Setup of wip/pepper:
Design cpu, start of the top module:
module cpu 
	(output wire [7:0] address,
	 output wire [7:0] to_memory,
	 output wire write,
	 input wire [7:0] from_memory, 
     input wire clk, reset);
For scale: roughly 940 cells after synthesis, roughly 27 I/O pins, roughly 0.0059 mm² of cells after synthesis.
export LEC_CHECK = 0
export ABC_AREA = 1
export CAP_MARGIN = 20
export CORE_ASPECT_RATIO = 1.3
export CORE_MARGIN = 2
export CORE_UTILIZATION = 72
export CTS_CLUSTER_DIAMETER = 320
export CTS_CLUSTER_SIZE = 98
export PLACE_DENSITY = 0.35
export SETUP_SLACK_MARGIN = 0.9
export SLEW_MARGIN = 20
export TNS_END_PERCENT = 5
create_clock -name core_clock -period 3.07 [get_ports {clk}]
run.sh (not shown) runs the stock make flow with config.mk's settings and CLKGATE_MAP_FILE=.
wip/pepper: it failed during global routing, and the tool reported GRT-0232.
## Diff of input files: wip/onyx against wip/pepper
- TNS_END_PERCENT: 5 -> unset
- PLACE_DENSITY_LB_ADDON: unset -> 0.08
- CORE_ASPECT_RATIO: 1.3 -> unset
- SETUP_SLACK_MARGIN: 0.9 -> unset
- CTS_CLUSTER_DIAMETER: 320 -> unset
- CTS_CLUSTER_SIZE: 98 -> unset
- PLACE_DENSITY: 0.35 -> unset
- the clock period (ns, I/O delays scaled along): 3.07 -> 3.1
[summary]
- wip/onyx completed end to end with timing, DRC and antenna clean.
- Compared with wip/pepper, core outline area in wip/onyx increased slightly.
- Between wip/pepper and wip/onyx, the flow reports count of cells resized by post-cts repair decreasing by more than half.
- Taking wip/pepper as the reference, in wip/onyx post-placement setup slack increased 0.035 ns, cell total after placement went up, synthesized area barely changed, die area essentially unchanged.
Modified inputs, wip/indigo compared to wip/onyx
- setting SETUP_SLACK_MARGIN to 0.92 for the first time
- removing PLACE_DENSITY_LB_ADDON (formerly 0.08)
- setting PLACE_DENSITY to 0.35 for the first time
- setting CTS_CLUSTER_SIZE to 89 for the first time
Results
- Of wip/onyx and wip/indigo, only wip/indigo never reached the final stage.
- wip/indigo failed in global routing with GRT-0232.
- Post-cts gate resize count in wip/indigo is 106 above wip/onyx.
- From wip/onyx to wip/indigo, async set-or-reset flop fraction in the synthesized netlist did not move at all.
- wip/indigo -> wip/onyx: number of hold buffers added after cts delta 0, exact match
- Of wip/indigo and wip/onyx, it is wip/indigo that has the higher total setup buffers inserted after CTS.
- Deepest clock path buffer count: wip/onyx vs wip/indigo identical
- In the metrics for wip/indigo and wip/onyx, the one carrying the higher standard cell area after detailed placement is wip/onyx.
- Re total die size: no difference whatsoever between wip/onyx and wip/indigo.
- Post-synthesis instance total: wip/indigo vs wip/onyx identical
What wip/amber does differently from wip/indigo at the input level:
- removing SETUP_SLACK_MARGIN (formerly 0.92)
- removing ABC_AREA (formerly 1)
- changing CORE_UTILIZATION from 72 to 40
- removing PLACE_DENSITY (formerly 0.35)
- removing CTS_CLUSTER_SIZE (formerly 89)
- changing the clock period (ns, I/O delays scaled along) from 3.1 to 5.51
--- outcome ---
wip/amber has completed all stages; timing, DRC and antenna checks passed. As of wip/amber, placeable core region had risen by more than half compared to wip/indigo. Re synthesized cell area: wip/amber and wip/indigo aren't equal, and the lower value belongs to wip/indigo. wip/indigo has a lower y dimension of the die than wip/amber.

== run 1 ==
cpu again, from the RTL that the note above started with.
make LEC_CHECK=0 ABC_AREA=1 CAP_MARGIN=20 CORE_ASPECT_RATIO=1.3 CORE_MARGIN=2 CORE_UTILIZATION=72 CTS_CLUSTER_DIAMETER=320 CTS_CLUSTER_SIZE=98 PLACE_DENSITY=0.86 SETUP_SLACK_MARGIN=0.17 SLEW_MARGIN=20 TNS_END_PERCENT=10 finish   # period 3.07 ns
Looking at the reports, run 1 completed the entire flow and the layout it produced met the timing, design-rule and antenna checks.
Edits applied to the flow inputs when going from run 1 to run 2:
- removing ABC_AREA (formerly 1)
- removing TNS_END_PERCENT (formerly 10)
- removing CTS_CLUSTER_DIAMETER (formerly 320)
- removing SETUP_SLACK_MARGIN (formerly 0.17)
- removing CORE_ASPECT_RATIO (formerly 1.3)
- changing CORE_UTILIZATION from 72 to 35
- removing CTS_CLUSTER_SIZE (formerly 98)
- removing PLACE_DENSITY (formerly 0.86)
- changing the clock period (ns, I/O delays scaled along) from 3.07 to 9.95
==> comparison <==
- The remaining max-slew budget at the tightest pin of run 2 falls short of that of run 1 by 22 points.
- Between run 1 and run 2, final core utilization is lower for run 2, run 1 comes in above that.
- Looking at biggest combinational cell group after synthesis, the simple AND/OR/NAND/NOR gates result is from run 1; the AND-OR/OR-AND gates one comes from run 2.
- Compared with run 1, area of the chip in run 2 increased by more than 100%.
- Summary — average instance area after synthesis, run 2 relative to run 1: higher, by 21%.
The inputs of run 3 differ from those of run 2 as listed below.
- CORE_UTILIZATION: 35 -> 66
- the clock period (ns, I/O delays scaled along): 9.95 -> 4.4
## What came out
- For combinational cell power, dividing the value from run 3 by the value from run 2 gives 2.3.
- Diff run 2 -> run 3: met1 wire length shrank by 19%; cell area lost 2.4%; delay of the slowest cell on the worst path went down 20 ps; routed wire length now smaller.
- For the sequential fraction of design power, run 3 came in 0.3 points lower than run 2 did.
For run 4, these inputs were changed with respect to run 3:
- an added CTS_CLUSTER_SIZE of 14
- a change of CORE_UTILIZATION from 66 to 70
- a change of the clock period (ns, I/O delays scaled along) from 4.4 to 2.78
Results
Run 4 failed in 5_1_grt with GRT-0116. Between run 4 and run 3, it is run 4 whose estimated wirelength of the detail-placed design is higher, by 2900 um. Note that the number of placed instances with taps included recorded for run 4 amounts to 1.15 times the value seen in run 3. Going from run 3 to run 4, height of the die shrank by a few percent. Cmp run 4 and run 3 / width of the die / higher: run 3. Cmp run 4 vs run 3: pre-CTS setup slack lower in run 4. The final reports for run 4 and run 3 show starting density of the core higher in the former. Delta (run 4 minus run 3): synthesized cell count flat, placeable core area -about 5.6%.
Power is estimated from default activity; no workload was simulated.
